==> job 5061 <==
==> flow/design.v <==
`timescale 1ns / 1ps
module pipelined(
    input  wire              clk,
    input  wire              rst,
    input  wire              in_valid,
    output wire              in_ready,
    input  wire signed [15:0] a,
    input  wire signed [15:0] b,
    input  wire signed [15:0] c,
    input  wire signed [15:0] d,
    input  wire signed [15:0] e,
    output reg               out_valid,
    input  wire              out_ready,
    output reg signed [31:0]  y
);
    wire s3_ready_in;
    wire s2_ready_in;
    wire s1_ready_in;
    assign s3_ready_in = (~out_valid) || (out_valid && out_ready);
    assign s2_ready_in = (~s2_valid)  || (s2_valid  && s3_ready_in);
    assign s1_ready_in = (~s1_valid)  || (s1_valid  && s2_ready_in);
    assign in_ready = s1_ready_in;
    wire in_send = in_valid && in_ready;
    reg signed [31:0] s1_p1;
    reg signed [31:0] s1_p2;
    reg signed [15:0] s1_e;
    reg               s1_valid;
    always @(posedge clk) begin
        if (rst) begin
            s1_valid <= 1'b0;
            s1_p1    <= 32'sd0;
            s1_p2    <= 32'sd0;
            s1_e     <= 16'sd0;
        end else if (s1_ready_in) begin
            s1_valid <= in_send;
            if (in_send) begin
                s1_p1 <= $signed(a) * $signed(b);
                s1_p2 <= $signed(c) * $signed(d);
                s1_e  <= e;
            end
        end
    end
    reg signed [31:0] s2_s;
    reg signed [15:0] s2_e;
    reg               s2_valid;
    always @(posedge clk) begin
        if (rst) begin
            s2_valid <= 1'b0;
            s2_s     <= 32'sd0;
            s2_e     <= 16'sd0;
        end else if (s2_ready_in) begin
            s2_valid <= s1_valid;
            if (s1_valid) begin
                s2_s <= s1_p1 + s1_p2;
                s2_e <= s1_e;
            end
        end
    end
    always @(posedge clk) begin
        if (rst) begin
            out_valid <= 1'b0;
            y         <= 32'sd0;
        end else if (s3_ready_in) begin
            out_valid <= s2_valid;
            if (s2_valid) begin
                y <= s2_s + $signed(s2_e);
            end
        end
    end
endmodule
==> flow/run.sh <==
#!/bin/bash
# the make line also repeats each setting of config.mk as NAME=value (left out here)
make -C /OpenROAD-flow-scripts/flow DESIGN_CONFIG=/design/flow/config.mk WORK_HOME=/design/flow/orfs CLKGATE_MAP_FILE= finish
==> flow/config.mk <==
export PLATFORM = sky130hd
export DESIGN_NAME = pipelined
export DESIGN_NICKNAME = pipelined
export VERILOG_FILES = /design/flow/design.v
export SDC_FILE = /design/flow/constraint.sdc
export NUM_CORES = 4
export LEC_CHECK = 0
export CAP_MARGIN = 0
export CELL_PAD_IN_SITES_GLOBAL_PLACEMENT = 3
export CORE_ASPECT_RATIO = 0.74
export CORE_MARGIN = 2
export CORE_UTILIZATION = 52
export CTS_CLUSTER_DIAMETER = 291
export GPL_TIMING_DRIVEN = 1
export HOLD_SLACK_MARGIN = 0.18
export MAX_ROUTING_LAYER = met4
export MIN_ROUTING_LAYER = met2
export PLACE_DENSITY_LB_ADDON = 0.25
export SETUP_SLACK_MARGIN = -0.11
export SLEW_MARGIN = 40
export TNS_END_PERCENT = 70
==> flow/constraint.sdc <==
create_clock -name core_clock -period 4.52 [get_ports {clk}]
set_input_delay 0.9040 -clock core_clock [delete_from_list [all_inputs] [get_ports {clk}]]
set_output_delay 0.9040 -clock core_clock [all_outputs]
set_load 0.01 [all_outputs]
==> job 7462: changes against job 5061 <==
Settings changed: CAP_MARGIN 0 to 20, CELL_PAD_IN_SITES_GLOBAL_PLACEMENT 3 to default, CORE_ASPECT_RATIO 0.74 to default, CORE_UTILIZATION 52 to 69, CTS_CLUSTER_DIAMETER 291 to 239, CTS_CLUSTER_SIZE from default to 53, GPL_TIMING_DRIVEN 1 to default, HOLD_SLACK_MARGIN 0.18 to default, MIN_ROUTING_LAYER met2 to default, PLACE_DENSITY_LB_ADDON 0.25 to default, SETUP_SLACK_MARGIN -0.11 to default, SLEW_MARGIN 40 to 20.
==> flow/constraint.sdc (replaced) <==
create_clock -name core_clock -period 5.72 [get_ports {clk}]
set_input_delay 1.1440 -clock core_clock [delete_from_list [all_inputs] [get_ports {clk}]]
set_output_delay 1.1440 -clock core_clock [all_outputs]
set_load 0.01 [all_outputs]
==> comparison table <==
Area share of and-or/or-and cells after synthesis: job 5061 10.2%; job 7462 10.2%
XOR/XNOR share of the synthesized area: job 5061 2.77%; job 7462 2.77%
Starting utilization of the core area: job 5061 52.5%; job 7462 69.5%
Row count: job 5061 73; job 7462 74
Yosys warning count: job 5061 1; job 7462 1
Yosys top cell by instances: job 5061 sky130_fd_sc_hd__inv_1; job 7462 sky130_fd_sc_hd__inv_1
Dominant register cell in the synthesized netlist: job 5061 sky130_fd_sc_hd__dfxtp_1; job 7462 sky130_fd_sc_hd__dfxtp_1
Chip area in the Yosys report: job 5061 28200 um^2; job 7462 28200 um^2
Result of the run: job 5061 did not finish; job 7462 complete, but fails checks
Last stage reached: job 5061 global placement without I/O; job 7462 -
Layout check failures: job 5061 -; job 7462 negative setup slack
Dominant cell area share: job 5061 37.4%; job 7462 37.4%
Instance count of the mapped netlist: job 5061 3245; job 7462 3245
Vert. Die Dim: job 5061 204 um; job 7462 206 um
CORE AREA: job 5061 53600 um^2; job 7462 40600 um^2
Die W: job 5061 275 um; job 7462 206 um
Total nets after synthesis: job 5061 4081; job 7462 4081
Die Outline Area: job 5061 56100 um^2; job 7462 42500 um^2
And+or+nand+nor area frac: job 5061 18.2%; job 7462 18.2%

========
==> job 2589: inputs <==
Starts from the design.v that is shown in full above.
Settings: LEC_CHECK=0, CAP_MARGIN=20, CELL_PAD_IN_SITES_DETAIL_PLACEMENT=2, CORE_MARGIN=2, CORE_UTILIZATION=40, GPL_ROUTABILITY_DRIVEN=0, SLEW_MARGIN=25, TNS_END_PERCENT=60; clock period 8.0 ns.
run.sh (not shown) runs the stock make flow with config.mk's settings and CLKGATE_MAP_FILE=.
==> inputs of job 6282, as changes to job 2589 <==
Settings changed: ABC_AREA set to 1, CELL_PAD_IN_SITES_DETAIL_PLACEMENT 2 to not set, CORE_ASPECT_RATIO set to 0.5, CORE_UTILIZATION 40 to 66, CTS_CLUSTER_DIAMETER set to 301, CTS_CLUSTER_SIZE set to 100, GPL_ROUTABILITY_DRIVEN 0 to not set, SETUP_SLACK_MARGIN set to -0.79, SLEW_MARGIN 25 to 20, TNS_END_PERCENT 60 to not set.
==> inputs of job 4626, as changes to job 2589 <==
Settings changed: ABC_AREA set to 1, CELL_PAD_IN_SITES_DETAIL_PLACEMENT 2 to not set, CORE_ASPECT_RATIO set to 0.5, CTS_CLUSTER_DIAMETER set to 261, CTS_CLUSTER_SIZE set to 100, GPL_ROUTABILITY_DRIVEN 0 to not set, SETUP_SLACK_MARGIN set to -0.79, SLEW_MARGIN 25 to 20, TNS_END_PERCENT 60 to 10.
==> qor summary <==
quantity	job 6282	job 4626	job 2589
Sum of met2 wire segment lengths after detailed routing	38.4 mm	37.8 mm	74.3 mm
Clock distribution area overhead in the final layout	1.81%	1.77%	1.98%
Cycle use final	93.9%	93.1%	110%
Result of the run	complete, no violations	complete, no violations	failed layout checks
Violated checks	-	-	negative setup slack
Global-route met2 utilization	55.1%	33.7%	67.4%
Maximum number of pins on one net before global-route repair	71	69	94
Number of standard cells in the final layout excluding fillers	5348	5761	4388
Worst slew margin relative to its limit	35.3%	37.8%	31.9%
Global-route met3 utilization	9.21%	3.21%	6.52%
Library cell contributing the largest single delay on the critical path	clkdlybuf4s50_1	fa_1	fa_1

========
==> inputs of run a <==
Starts from the design.v that is shown in full above.
clock: 4.64 ns
lec_check: 0
abc_area: 1
cap_margin: 20
core_aspect_ratio: 0.5
core_margin: 2
core_utilization: 69
cts_cluster_diameter: 372
cts_cluster_size: 96
place_density: 0.38
setup_slack_margin: 1.39
slew_margin: 20
tns_end_percent: 10
==> inputs of run b, as changes to run a <==
--- a/flow/config.mk
+++ b/flow/config.mk
@@ -8,11 +8,10 @@
 export ABC_AREA = 1
 export CAP_MARGIN = 20
-export CORE_ASPECT_RATIO = 0.5
 export CORE_MARGIN = 2
-export CORE_UTILIZATION = 69
+export CORE_UTILIZATION = 72
 export CTS_CLUSTER_DIAMETER = 372
 export CTS_CLUSTER_SIZE = 96
+export HOLD_SLACK_MARGIN = -0.07
 export PLACE_DENSITY = 0.38
-export SETUP_SLACK_MARGIN = 1.39
 export SLEW_MARGIN = 20
 export TNS_END_PERCENT = 10
==> flow_summary.json <==
{
  "use_met1_pct": 84.56,
  "gr-total-overflow": 1029,
  "haltStage": "5_1_grt",
  "grt.met2_usage_pct": 98.71,
  "dp_worst_setup_slack_ns": -2.042,
  "die_width_um": 308.4,
  "grt_use_met3_pct": 78.17,
  "cts_resized": 694,
  "core-area_um2": 45490,
  "outcome": "stopped before the end",
  "error_line": "[ERROR GRT-0232] Routing congestion too high. Check the congestion heatmap in the GUI."
}
The numbers above come from run a.

==> flow_summary.json <==
{
  "grt_use_met3_pct": 55.36,
  "grt.met2_usage_pct": 89.83,
  "die_width_um": 214.7,
  "gr-total-overflow": 4,
  "haltStage": "5_1_grt",
  "error_line": "[ERROR GRT-0116] Global routing finished with congestion. Check the congestion regions in the DRC Viewer.",
  "use_met1_pct": 71.04,
  "outcome": "stopped before the end"
}
The numbers above come from run b.


========
==> build 78 <==
// pipelined: RTL as listed in full above, without the edits since
clock: 6.23 ns
lec_check: 0
cap_margin: 20
core_margin: 2
core_utilization: 72
cts_cluster_size: 60
place_density: 0.67
setup_slack_margin: -0.1
slew_margin: 20
==> build 2 (differences from build 78) <==
--- a/flow/config.mk
+++ b/flow/config.mk
@@ -9,6 +9,6 @@
 export CORE_MARGIN = 2
-export CORE_UTILIZATION = 72
-export CTS_CLUSTER_SIZE = 60
-export PLACE_DENSITY = 0.67
-export SETUP_SLACK_MARGIN = -0.1
+export CORE_UTILIZATION = 65
+export CTS_CLUSTER_SIZE = 53
+export MAX_ROUTING_LAYER = met4
 export SLEW_MARGIN = 20
+export TNS_END_PERCENT = 60
==> flow/constraint.sdc (replaced) <==
create_clock -name core_clock -period 4.83 [get_ports {clk}]
set_input_delay 0.9660 -clock core_clock [delete_from_list [all_inputs] [get_ports {clk}]]
set_output_delay 0.9660 -clock core_clock [all_outputs]
set_load 0.01 [all_outputs]
==> trial 87 (differences from build 78) <==
--- a/flow/config.mk
+++ b/flow/config.mk
@@ -10,5 +10,6 @@
 export CORE_UTILIZATION = 72
-export CTS_CLUSTER_SIZE = 60
-export PLACE_DENSITY = 0.67
-export SETUP_SLACK_MARGIN = -0.1
+export CTS_CLUSTER_DIAMETER = 199
+export CTS_CLUSTER_SIZE = 45
+export PLACE_DENSITY_LB_ADDON = 0.26
 export SLEW_MARGIN = 20
+export TNS_END_PERCENT = 5
==> flow/constraint.sdc (replaced) <==
create_clock -name core_clock -period 7.11 [get_ports {clk}]
set_input_delay 1.4220 -clock core_clock [delete_from_list [all_inputs] [get_ports {clk}]]
set_output_delay 1.4220 -clock core_clock [all_outputs]
set_load 0.01 [all_outputs]
==> build 32 (differences from build 78) <==
--- a/flow/config.mk
+++ b/flow/config.mk
@@ -9,6 +9,4 @@
 export CORE_MARGIN = 2
-export CORE_UTILIZATION = 72
-export CTS_CLUSTER_SIZE = 60
-export PLACE_DENSITY = 0.67
-export SETUP_SLACK_MARGIN = -0.1
+export CORE_UTILIZATION = 40
+export SETUP_SLACK_MARGIN = 1.77
 export SLEW_MARGIN = 20
==> flow/constraint.sdc (replaced) <==
create_clock -name core_clock -period 7.79 [get_ports {clk}]
set_input_delay 1.5580 -clock core_clock [delete_from_list [all_inputs] [get_ports {clk}]]
set_output_delay 1.5580 -clock core_clock [all_outputs]
set_load 0.01 [all_outputs]
==> results.toml <==
# physical design summary
[floorplanning]
dieArea_um2 = 72600
fp.coreArea_um2 = 69900
floorplan.core_util_pct = 40.3
row_count = 97

[place]
placed_area_um2 = 32000
dp_cells = 4355
detailedPlace.worstSlack_ps = -169
dp_hpwl_mm = 56.5

[clock_network]
post_cts_buffers = 93

[outcome]
status = "complete, no violations"

[final_layout]
seq_area_share_pct = 9.43

[power]
Source of the figures above: build 32

==> results.toml <==
# physical design summary
[final_layout]
seq_area_share_pct = 9.18

[floorplanning]
floorplan.core_util_pct = 65.7
fp.coreArea_um2 = 42900

[place]
dp_cells = 4182
dp_hpwl_mm = 59.7

[outcome]
so.violations = "setup timing"
status = "failed layout checks"

[sta]
setup_violations = 48
fin_ws_ps = -1520
Source of the figures above: build 2

==> results.toml <==
# physical design summary
[yosys]
synthArstFlopShare_pct = 0
ff_type = "dfxtp_1"
yosysChipArea_um2 = 28200

[outcome]
outcome.stop_stage = "global routing (5_1_grt)"
status = "did not finish"

[place]
placed_area_um2 = 32300
dp_cells = 4094
detailedPlace.worstSlack_ps = -1490
dp_hpwl_mm = 63.2

[clock_network]
numCtsBuffers = 17
post_cts_buffers = 68

[floorplanning]
dieArea_um2 = 40700
row_count = 72
floorplan.core_util_pct = 72.9
fp.coreArea_um2 = 38600
Source of the figures above: build 78

==> results.toml <==
# physical design summary
[outcome]
status = "failed layout checks"
so.violations = "setup timing"

[floorplanning]
floorplan.core_util_pct = 72.9
fp.coreArea_um2 = 38600
dieArea_um2 = 40700

[sta]
setup_violations = 4
fin_ws_ps = -192

[place]
detailedPlace.worstSlack_ps = -862

[clock_network]
post_cts_buffers = 1

[power]
Source of the figures above: trial 87


========
==> run M: inputs <==
Starts from the design.v that is shown in full above.
make LEC_CHECK=0 CAP_MARGIN=20 CORE_MARGIN=2 CORE_UTILIZATION=72 CTS_CLUSTER_SIZE=58 PLACE_DENSITY=0.67 SETUP_SLACK_MARGIN=-0.1 SLEW_MARGIN=20 finish   # period 6.23 ns
==> run X (differences from run M) <==
Settings changed: CORE_UTILIZATION 72 to 40, CTS_CLUSTER_SIZE 58 to not set, PLACE_DENSITY 0.67 to not set, SETUP_SLACK_MARGIN -0.1 to not set.
==> flow/constraint.sdc (replaced) <==
create_clock -name core_clock -period 7.79 [get_ports {clk}]
set_input_delay 1.5580 -clock core_clock [delete_from_list [all_inputs] [get_ports {clk}]]
set_output_delay 1.5580 -clock core_clock [all_outputs]
set_load 0.01 [all_outputs]
==> run Z (differences from run M) <==
Settings changed: CORE_UTILIZATION 72 to 65, CTS_CLUSTER_SIZE 58 to not set, MAX_ROUTING_LAYER set to met4, PLACE_DENSITY 0.67 to not set, SETUP_SLACK_MARGIN -0.1 to not set.
==> flow/constraint.sdc (replaced) <==
create_clock -name core_clock -period 5.9 [get_ports {clk}]
set_input_delay 1.1800 -clock core_clock [delete_from_list [all_inputs] [get_ports {clk}]]
set_output_delay 1.1800 -clock core_clock [all_outputs]
set_load 0.01 [all_outputs]
==> comparison <==
- Run Z ran to the end with violations: negative setup slack. Run X ran to the end with no violations. Run M stopped in global routing, error ODB-0269.
- Against run Z, the sequential share of layout area of run X is higher by 1.0 points.
- Against run Z, the hold slack of run X is worse by 0.0027 ns.
- Against run X, the count of clock-buffer cells in the layout of run Z is lower by 1.
- Synthesized area is the same in run Z and run X.
- Between run X and run Z, the lower non-clock buffer count is in run X (gap 281).

========
==> v15 <==
// pipelined: RTL as listed in full above, without the edits since
Settings: LEC_CHECK=0, CAP_MARGIN=20, CORE_MARGIN=2, CORE_UTILIZATION=66, SETUP_SLACK_MARGIN=1.28, SLEW_MARGIN=20; clock period 5.63 ns.
==> v38: changes against v15 <==
--- a/flow/config.mk
+++ b/flow/config.mk
@@ -7,6 +7,5 @@
 export LEC_CHECK = 0
 export CAP_MARGIN = 20
 export CORE_MARGIN = 2
-export CORE_UTILIZATION = 66
-export SETUP_SLACK_MARGIN = 1.28
+export CORE_UTILIZATION = 27
 export SLEW_MARGIN = 20
==> flow/constraint.sdc (replaced) <==
create_clock -name core_clock -period 7.79 [get_ports {clk}]
set_input_delay 1.5580 -clock core_clock [delete_from_list [all_inputs] [get_ports {clk}]]
set_output_delay 1.5580 -clock core_clock [all_outputs]
set_load 0.01 [all_outputs]
==> v8: changes against v15 <==
--- a/flow/config.mk
+++ b/flow/config.mk
@@ -7,6 +7,9 @@
 export LEC_CHECK = 0
 export CAP_MARGIN = 20
 export CORE_MARGIN = 2
-export CORE_UTILIZATION = 66
-export SETUP_SLACK_MARGIN = 1.28
+export CORE_UTILIZATION = 46
+export CTS_CLUSTER_DIAMETER = 246
+export CTS_CLUSTER_SIZE = 100
+export PLACE_DENSITY = 0.75
+export SETUP_SLACK_MARGIN = -0.79
 export SLEW_MARGIN = 20
==> flow/constraint.sdc (replaced) <==
create_clock -name core_clock -period 8.0 [get_ports {clk}]
set_input_delay 1.6000 -clock core_clock [delete_from_list [all_inputs] [get_ports {clk}]]
set_output_delay 1.6000 -clock core_clock [all_outputs]
set_load 0.01 [all_outputs]
==> v25: changes against v15 <==
--- a/flow/config.mk
+++ b/flow/config.mk
@@ -7,6 +7,9 @@
 export LEC_CHECK = 0
 export CAP_MARGIN = 20
 export CORE_MARGIN = 2
-export CORE_UTILIZATION = 66
-export SETUP_SLACK_MARGIN = 1.28
+export CORE_UTILIZATION = 72
+export CTS_CLUSTER_DIAMETER = 174
+export CTS_CLUSTER_SIZE = 95
+export PLACE_DENSITY = 0.36
 export SLEW_MARGIN = 20
+export TNS_END_PERCENT = 5
==> flow/constraint.sdc (replaced) <==
create_clock -name core_clock -period 7.37 [get_ports {clk}]
set_input_delay 1.4740 -clock core_clock [delete_from_list [all_inputs] [get_ports {clk}]]
set_output_delay 1.4740 -clock core_clock [all_outputs]
set_load 0.01 [all_outputs]
==> comparison <==
- v8 passed the timing, design-rule and antenna checks. v38 completed with no timing, DRC or antenna violations. v25 produced a clean layout. v15 produced a layout that fails on setup timing.
- Of v25 and v15, v15 has the higher wire length (gap about 9%, measured against v15).
- In area after synthesis, v8 and v15 do not differ.
- Register-to-register slack, highest first: v8, v38, v25, v15.
- Sequential share of layout area: v8 > v25 > v38 > v15.
- Synthesized cell count is the same in v25 and v15.
- Between v8 and v25, the lower non-clock buffer count is in v8 (gap 120).
- The lowest global-route usage belongs to v38, the highest to v25.
- In v25 the critical path depth is lower than in v38, by 1.
- The lowest first-iteration DRC count belongs to v38, the highest to v15.
- Die size: v38 > v8 > v15 > v25.
